## ahb_to_apb_bridge
module ahb_to_apb_bridge
#(
        parameter AHB_AW = 32,
        parameter APB_AW = 32,
        parameter AHB_DW = 32,
        parameter APB_DW = 8,
        parameter FIFO_SIZE = 8
)
(
        HCLK,        
        HRESETn,     
        HADDR,       
        HSIZE,       
        HWDATA,      
        HWRITE,      
        HRDATA,      
        HREADY,      
        HRESP,       
        HSELAPB,     
        PADDR,       
        PSEL,        
        PENABLE,     
        PWRITE,      
        PWDATA,      
        PRDATA,      
        PREADY,      
        PSLVERR      
);
clock: 2.9 ns
lec_check: 0
cap_margin: 35
core_margin: 2
core_utilization: 72
cts_cluster_diameter: 93
hold_slack_margin: -0.09
place_density: 0.64
setup_slack_margin: -0.27
slew_margin: 20
run.sh (not shown) runs the stock make flow with config.mk's settings and CLKGATE_MAP_FILE=.
The first run produced a layout that fails on setup timing.
Change:
Settings changed: CAP_MARGIN 35 to 20, CORE_UTILIZATION 72 to 66, CTS_CLUSTER_DIAMETER 93 to unset, HOLD_SLACK_MARGIN -0.09 to unset, PLACE_DENSITY 0.64 to unset, SETUP_SLACK_MARGIN -0.27 to unset.
Effect: The changed run ran to the end with violations: setup timing; wire length shrinks by 5.6%; total power decreases by 0.51%; cell area grows by 2.1%; die size rises by 8.9%; sequential share of layout area went down by 1.2 points; via count drops by 2.4%; setup slack gets better by 0.044 ns; clock power came out higher by about 0.7%; core utilization fell by 5.6 points.


Starting RTL as in the previous note.
export LEC_CHECK = 0
export ABC_AREA = 1
export CAP_MARGIN = 20
export CORE_MARGIN = 2
export CORE_UTILIZATION = 40
export GPL_TIMING_DRIVEN = 0
export SLEW_MARGIN = 20
create_clock -name core_clock -period 6.0 [get_ports {HCLK}]
The baseline finished clean.
Rerun with:
Settings changed: ABC_AREA 1 to unset, CORE_UTILIZATION 40 to 34, GPL_TIMING_DRIVEN 0 to unset.
Clock period 6.0 ns to 5.23 ns, I/O delays scaled along.
First-iteration DRC count came out lower by well over a third.
Global-route usage goes down by 8.4 points.
Sequential share of layout area rises by 3.7 points.
Worst hold slack improves by 0.0059 ns.
Rerun with:
Settings changed: ABC_AREA set to 1, CORE_UTILIZATION 34 to 72, TNS_END_PERCENT set to 10.
Clock period 5.23 ns to 2.9 ns, I/O delays scaled along.
The changed run completed, yet does not pass: negative setup slack. Power increases to 2.8 times its value. Non-clock buffer count increases by 79. Synthesized cell count increases by 81%. Clock skew increases by 0.011 ns. Synthesized area increases by 4.9%. Design area increases by 5.6%. Via count increases by 59%.


ahb_to_apb_bridge again, from the RTL that the note above started with.
make LEC_CHECK=0 ABC_AREA=1 CAP_MARGIN=20 CELL_PAD_IN_SITES_GLOBAL_PLACEMENT=2 CORE_ASPECT_RATIO=1.44 CORE_MARGIN=9 CORE_UTILIZATION=49 CTS_CLUSTER_DIAMETER=42 CTS_CLUSTER_SIZE=29 MAX_ROUTING_LAYER=met4 PLACE_DENSITY_LB_ADDON=0.26 SLEW_MARGIN=20 finish   # period 6.94 ns
The starting point finished with timing, DRC and antenna clean.
Edit:
--- a/flow/config.mk
+++ b/flow/config.mk
@@ -9,6 +9,6 @@
 export CAP_MARGIN = 20
-export CELL_PAD_IN_SITES_GLOBAL_PLACEMENT = 2
-export CORE_ASPECT_RATIO = 1.44
-export CORE_MARGIN = 9
-export CORE_UTILIZATION = 49
+export CELL_PAD_IN_SITES_GLOBAL_PLACEMENT = 0
+export CORE_ASPECT_RATIO = 0.87
+export CORE_MARGIN = 3
+export CORE_UTILIZATION = 72
 export CTS_CLUSTER_DIAMETER = 42
==> flow/constraint.sdc (replaced) <==
create_clock -name core_clock -period 2.91 [get_ports {HCLK}]
set_input_delay 0.5820 -clock core_clock [delete_from_list [all_inputs] [get_ports {HCLK}]]
set_output_delay 0.5820 -clock core_clock [all_outputs]
set_load 0.01 [all_outputs]
This time the run reached the layout checks and failed them: setup timing.
Utilization came out higher by 31 points.
Non-clock buffer count came out higher by 86.
Final area came out higher by a few percent.
Setup slack degrades by 2.3 ns.
Final cell count came out lower by a few percent.
Routed wire length came out higher by a quarter to a third.
Edit:
==> flow/config.mk (replaced) <==
export PLATFORM = sky130hd
export DESIGN_NAME = ahb_to_apb_bridge
export DESIGN_NICKNAME = ahb_to_apb_bridge
export VERILOG_FILES = /design/flow/design.v
export SDC_FILE = /design/flow/constraint.sdc
export NUM_CORES = 4
export LEC_CHECK = 0
export CAP_MARGIN = 20
export CORE_MARGIN = 2
export CORE_UTILIZATION = 40
export SLEW_MARGIN = 20
==> flow/constraint.sdc (replaced) <==
create_clock -name core_clock -period 6.0 [get_ports {HCLK}]
set_input_delay 1.2000 -clock core_clock [delete_from_list [all_inputs] [get_ports {HCLK}]]
set_output_delay 1.2000 -clock core_clock [all_outputs]
set_load 0.01 [all_outputs]
After rerunning: The new run completed with no timing, DRC or antenna violations; utilization went down by 41 points; worst setup slack improves by 1.4 ns; routed wire length went down by 38%; final cell count went down by 24%; count of clock-buffer cells in the layout went up by 39; area after synthesis went down by 4.7%; die size went up by 67%; power went down by 70%.
Edit:
--- a/flow/config.mk
+++ b/flow/config.mk
@@ -7,2 +7,3 @@
 export LEC_CHECK = 0
+export ABC_AREA = 1
 export CAP_MARGIN = 20
@@ -10,2 +11,4 @@
 export CORE_UTILIZATION = 40
-export SLEW_MARGIN = 20
+export GPL_TIMING_DRIVEN = 1
+export HOLD_SLACK_MARGIN = 0.09
+export SLEW_MARGIN = 40
Clock power rose by 5.7%. Via count rose by 40%. Hold slack is worse by 0.020 ns. Area after synthesis rose by 4.9%. First-iteration DRC count rose by 71%. Global-route usage rose by 3.1 points. Count of clock-buffer cells in the layout fell by 6. Sequential cell count is unchanged.


== run A ==
ahb_to_apb_bridge again, from the RTL that the note above started with.
// ahb_to_apb_bridge
module ahb_to_apb_bridge
#(
        parameter AHB_AW = 32,
        parameter APB_AW = 32,
        parameter AHB_DW = 32,
        parameter APB_DW = 8,
        parameter FIFO_SIZE = 8
)
(
        HCLK,        
        HRESETn,     
        HADDR,       
        HSIZE,       
        HWDATA,      
        HWRITE,      
        HRDATA,      
        HREADY,      
        HRESP,       
        HSELAPB,     
        PADDR,       
        PSEL,        
        PENABLE,     
        PWRITE,      
        PWDATA,      
        PRDATA,      
        PREADY,      
        PSLVERR      
);
localparam RATIO = AHB_DW / APB_DW;
input                   HCLK;
input                   HRESETn;
input [(AHB_AW-1):0]    HADDR;
input [2:0]             HSIZE;
input [(AHB_DW-1):0]    HWDATA;
input                   HWRITE;
input                   HSELAPB;
output [(AHB_DW-1):0]   HRDATA;
output                  HREADY;
output                  HRESP;
input [(APB_DW-1):0]    PRDATA;
input                   PREADY;
input                   PSLVERR;
output [(APB_AW-1):0]   PADDR;
output                  PSEL;
output                  PENABLE;
output                  PWRITE;
output [(APB_DW-1):0]   PWDATA;
wire                    w_hwrite_ahb_to_apb;
wire [AHB_DW - 1 : 0]   w_hrdata_apb_to_ahb;
  ...
make LEC_CHECK=0 ABC_AREA=0 CAP_MARGIN=20 CELL_PAD_IN_SITES_GLOBAL_PLACEMENT=0 CORE_ASPECT_RATIO=1.44 CORE_MARGIN=9 CORE_UTILIZATION=72 CTS_CLUSTER_DIAMETER=42 CTS_CLUSTER_SIZE=29 MAX_ROUTING_LAYER=met4 PLACE_DENSITY_LB_ADDON=0.25 SLEW_MARGIN=20 finish   # period 8.84 ns
Run A: full flow OK, the timing, DRC and antenna checks passed
Edits applied to the flow inputs when going from run A to run B:
- CORE_ASPECT_RATIO: 1.44 -> 0.87
- PLACE_DENSITY_LB_ADDON: 0.25 -> unset
- SETUP_SLACK_MARGIN: unset -> 0.84
- PLACE_DENSITY: unset -> 0.64
- CAP_MARGIN: 20 -> 0
- CORE_MARGIN: 9 -> 2
- ABC_AREA: 0 -> 1
- the clock period (ns, I/O delays scaled along): 8.84 -> 2.91
==> results <==
- Run B had finished all stages when the layout checks came back failing, citing negative setup slack.
- Number of gates resized after cts: run B vs run A up 211
- Global-route wire length before repair on run B is up relative to run A.
- Against run A, run B reports a synthesized net count that is higher.
- In run B relative to run A, via count had gone up by more than half.
- Growth of design area from synthesis to finish | run B above run A
- Run B against run A: logic area has increased, area of the core has increased.
- Per the comparison of run B with run A, power went up; count of clock-buffer cells in the layout climbed 18; final period utilization rose 48 points.
- Relative to run A, final worst slack has decreased by 3170 ps in run B.
Edits applied to the flow inputs when going from run B to run C:
- ABC_AREA: 1 -> unset
- CTS_CLUSTER_SIZE: 29 -> unset
- HOLD_SLACK_MARGIN: unset -> -0.09
- MAX_ROUTING_LAYER: met4 -> unset
- SETUP_SLACK_MARGIN: 0.84 -> -0.27
- PLACE_DENSITY: 0.64 -> unset
- CELL_PAD_IN_SITES_GLOBAL_PLACEMENT: 0 -> unset
- CTS_CLUSTER_DIAMETER: 42 -> 93
- CORE_ASPECT_RATIO: 0.87 -> unset
- the clock period (ns, I/O delays scaled along): 2.91 -> 2.9
==> comparison <==
Relative to run B, setup slack on the worst flop-to-flop path decreased by 110 ps in run C.
Comparing run C against run B, there is no change at all in count of boundary I/O pins.
Diff run B -> run C | count of non-CTS inverters in the layout | decrease of 98
Compared with run B, run C shows a sequential cell fraction of total power that is 17 points higher.
Post-CTS setup-driven buffer insertion count ended up 9 lower on run C than on run B.
Per the comparison of run C with run B, placed cell count down about 36%; period utilization up 6.5 points.
Run C ends up with lower final area than run B does.
Taking run B as the reference point, the chip area in the Yosys report of run C falls by 4.7%.
Routed wire in run C totals less than in run B.
The final reports for run C and run B show post-layout worst setup margin lower in the former.
Every stage of run C finished as expected; the final checks, on the other hand, flagged negative setup slack, which means the layout fails.
For run D, these inputs were changed with respect to run C:
- CTS_CLUSTER_SIZE newly set to 31
- CTS_CLUSTER_DIAMETER changed from 93 to 352
- CAP_MARGIN changed from 0 to 20
- HOLD_SLACK_MARGIN removed (was -0.09)
- SETUP_SLACK_MARGIN changed from -0.27 to 0.84
- CORE_ASPECT_RATIO newly set to 0.71
- PLACE_DENSITY_LB_ADDON newly set to 0.07
Findings:
- Status: run D FAILED at clock tree synthesis (tool error)
- Changes observed in run D relative to run C: die size was more or less identical, horizontal extent of the die grew by 18%, HPWL after detailed placement went up 2.2 mm.
- Total instance count after detailed placement up 42 in run D wrt run C


ahb_to_apb_bridge again, from the RTL that the note above started with.
// ahb_to_apb_bridge
module ahb_to_apb_bridge
#(
        parameter AHB_AW = 32,
        parameter APB_AW = 32,
        parameter AHB_DW = 32,
        parameter APB_DW = 8,
        parameter FIFO_SIZE = 8
)
(
        HCLK,        
        HRESETn,     
        HADDR,       
        HSIZE,       
        HWDATA,      
        HWRITE,      
        HRDATA,      
        HREADY,      
        HRESP,       
        HSELAPB,     
        PADDR,       
        PSEL,        
        PENABLE,     
        PWRITE,      
        PWDATA,      
        PRDATA,      
        PREADY,      
        PSLVERR      
);
make LEC_CHECK=0 ABC_AREA=1 CAP_MARGIN=20 CORE_ASPECT_RATIO=1.33 CORE_MARGIN=2 CORE_UTILIZATION=72 CTS_CLUSTER_DIAMETER=345 CTS_CLUSTER_SIZE=10 HOLD_SLACK_MARGIN=0.29 PLACE_DENSITY=0.42 SLEW_MARGIN=20 finish   # period 2.37 ns
The starting point ended with an error in global routing, error ODB-0269.
==> next run, changes <==
- CTS_CLUSTER_SIZE: 10 -> not set
- HOLD_SLACK_MARGIN: 0.29 -> not set
After rerunning: Now the flow ran to the end with violations: negative setup slack; area after synthesis stays the same; die size is unchanged; synthesized cell count stays the same.
==> next run, changes <==
- CORE_ASPECT_RATIO: 1.33 -> 0.5
- CTS_CLUSTER_DIAMETER: 345 -> not set
- CTS_CLUSTER_SIZE: not set -> 10
- SLEW_MARGIN: 20 -> 30
- TNS_END_PERCENT: not set -> 10
- clock period: 2.37 -> 2.9 ns (I/O delays scaled with it)
The changed run finished with negative setup slack left; count of clock-buffer cells in the layout goes up by 40; area after synthesis is unchanged; final cell count goes down slightly; clock power goes down by about a fifth; core utilization goes down by 3.3 points.


== exp/willow ==
ahb_to_apb_bridge again, from the RTL that the note above started with.
Design ahb_to_apb_bridge, start of the top module:
module ahb_to_apb_bridge
#(
        parameter AHB_AW = 32,
        parameter APB_AW = 32,
        parameter AHB_DW = 32,
        parameter APB_DW = 8,
        parameter FIFO_SIZE = 8
)
(
        HCLK,        
        HRESETn,     
        HADDR,       
        HSIZE,       
        HWDATA,      
        HWRITE,      
        HRDATA,      
        HREADY,      
        HRESP,       
        HSELAPB,     
        PADDR,       
        PSEL,        
        PENABLE,     
        PWRITE,      
        PWDATA,      
        PRDATA,      
        PREADY,      
        PSLVERR      
);
localparam RATIO = AHB_DW / APB_DW;
input                   HCLK;
input                   HRESETn;
input [(AHB_AW-1):0]    HADDR;
input [2:0]             HSIZE;
input [(AHB_DW-1):0]    HWDATA;
input                   HWRITE;
input                   HSELAPB;
output [(AHB_DW-1):0]   HRDATA;
output                  HREADY;
output                  HRESP;
input [(APB_DW-1):0]    PRDATA;
input                   PREADY;
input                   PSLVERR;
output [(APB_AW-1):0]   PADDR;
output                  PSEL;
output                  PENABLE;
output                  PWRITE;
output [(APB_DW-1):0]   PWDATA;
wire                    w_hwrite_ahb_to_apb;
wire [AHB_DW - 1 : 0]   w_hrdata_apb_to_ahb;
wire [AHB_AW - 1 : 0]   w_haddr;
wire [2:0]              w_hsize;
wire                    w_hready;
wire                    w_fifo_empty;
wire                    w_fifo_full;
wire [AHB_DW - 1 : 0]   w_hrdata_hrdata_r_to_ahb;
wire                    w_hresp_apb_to_ahb;
wire                    w_read_transfer_ahb_to_internal_logic;
wire                    w_write_transfer_ahb_to_fifo;
wire [AHB_AW - 1 : 0]   w_haddr_fifo_to_internal_logic;
wire [AHB_DW - 1 : 0]   w_hwdata_fifo_to_apb;
wire [2:0]              w_hsize_fifo_to_internal_logic;
wire [AHB_AW - 1 : 0]   w_haddr_internal_logic_to_apb;
wire [2:0]              w_hsize_internal_logic_to_apb;
wire                    w_start_transfer_internal_logic_to_apb;
wire [RATIO - 1 : 0]    w_load_apb_to_hrdata_r;
ahb #(
        .AHB_AW(AHB_AW),
        .AHB_DW(AHB_DW),
        .APB_DW(APB_DW))
AHB (
        .HCLK(HCLK),
        .HRESETn(HRESETn),
        .i_HADDR(HADDR),
        .o_HADDR(w_haddr),
  ...
export LEC_CHECK = 0
export CAP_MARGIN = 20
export CORE_MARGIN = 2
export CORE_UTILIZATION = 40
export SETUP_SLACK_MARGIN = -0.49
export SLEW_MARGIN = 20
create_clock -name core_clock -period 5.23 [get_ports {HCLK}]
exp/willow went all the way through synthesis, placement and routing and the layout is clean on timing, DRC and antenna.
The following lists how exp/maple was set up differently from exp/willow:
-- flow/config.mk --
<<< exp/willow, line 8
>>> exp/maple, line 8
export ABC_AREA = 1
<<< exp/willow, line 10
export CORE_UTILIZATION = 40
export SETUP_SLACK_MARGIN = -0.49
>>> exp/maple, line 11
export CORE_UTILIZATION = 72
export PLACE_DENSITY = 0.42
==> flow/constraint.sdc <==
create_clock -name core_clock -period 2.77 [get_ports {HCLK}]
set_input_delay 0.5540 -clock core_clock [delete_from_list [all_inputs] [get_ports {HCLK}]]
set_output_delay 0.5540 -clock core_clock [all_outputs]
set_load 0.01 [all_outputs]
--- outcome ---
exp/willow closes out successfully: all stages finished, all timing, DRC and antenna checks passed. exp/maple finished all stages; however, its layout fails the closing checks, the failures being negative setup slack. Utilization (lower): exp/willow. Changes observed in exp/maple relative to exp/willow: setup slack after layout went down, count of hold buffers inserted by post-cts repair went up, tally of non-filler cells in the final layout went up, clock network fraction of design power went down. The die of exp/maple is smaller than the one used in exp/willow. Compared with exp/willow, yosys-reported design area after synthesis in exp/maple increased by a few percent. | met2 wire length | exp/maple vs exp/willow | about 56% higher |.
Edits applied to the flow inputs when going from exp/maple to exp/juniper:
-- flow/config.mk --
<<< exp/maple, line 8
export ABC_AREA = 1
>>> exp/juniper, line 8
<<< exp/maple, line 12
export PLACE_DENSITY = 0.42
>>> exp/juniper, line 11
export HOLD_SLACK_MARGIN = -0.08
export SETUP_SLACK_MARGIN = -0.35
==> flow/constraint.sdc <==
create_clock -name core_clock -period 4.19 [get_ports {HCLK}]
set_input_delay 0.8380 -clock core_clock [delete_from_list [all_inputs] [get_ports {HCLK}]]
set_output_delay 0.8380 -clock core_clock [all_outputs]
set_load 0.01 [all_outputs]
--- outcome ---
- The final report for exp/juniper shows a completed flow and a layout that fails verification, specifically negative setup slack.
- In exp/juniper, the setup violation total in the final timing report came out 553 below the value in exp/maple.
- exp/juniper vs exp/maple, instance count: exp/juniper lower
- exp/juniper vs. exp/maple: period utilization lost 25 points, hold buffer count at CTS lost 1, xor-xnor portion of the synthesized cell area picked up an extra 0.86 points, smallest hold slack lost 180 ps.
> inputs changed (exp/juniper -> exp/ember)
-- flow/config.mk --
<<< exp/juniper, line 10
export CORE_UTILIZATION = 72
export HOLD_SLACK_MARGIN = -0.08
export SETUP_SLACK_MARGIN = -0.35
>>> exp/ember, line 10
export CORE_UTILIZATION = 40
==> flow/constraint.sdc <==
create_clock -name core_clock -period 5.23 [get_ports {HCLK}]
set_input_delay 1.0460 -clock core_clock [delete_from_list [all_inputs] [get_ports {HCLK}]]
set_output_delay 1.0460 -clock core_clock [all_outputs]
set_load 0.01 [all_outputs]
==> comparison <==
exp/ember completed; timing, DRC and antenna clean
Against exp/juniper, exp/ember reports a floorplan die height that is higher.
Taking exp/juniper as the reference, in exp/ember final non-filler cell area rose by about 2%; global-route wire length before repair saw little to no change; worst setup slack after layout went up 640 ps; final standard cell utilization of the core went down 37 points.
Of exp/ember and exp/juniper, it is exp/ember that has the lower global routing usage summed across all routing layers.
Diff exp/juniper -> exp/ember | non-clock buffer count | down by a few percent
Compared with exp/juniper, worst-case vdd ir drop in exp/ember decreased by more than a quarter.
Power and IR drop assume default switching activity.
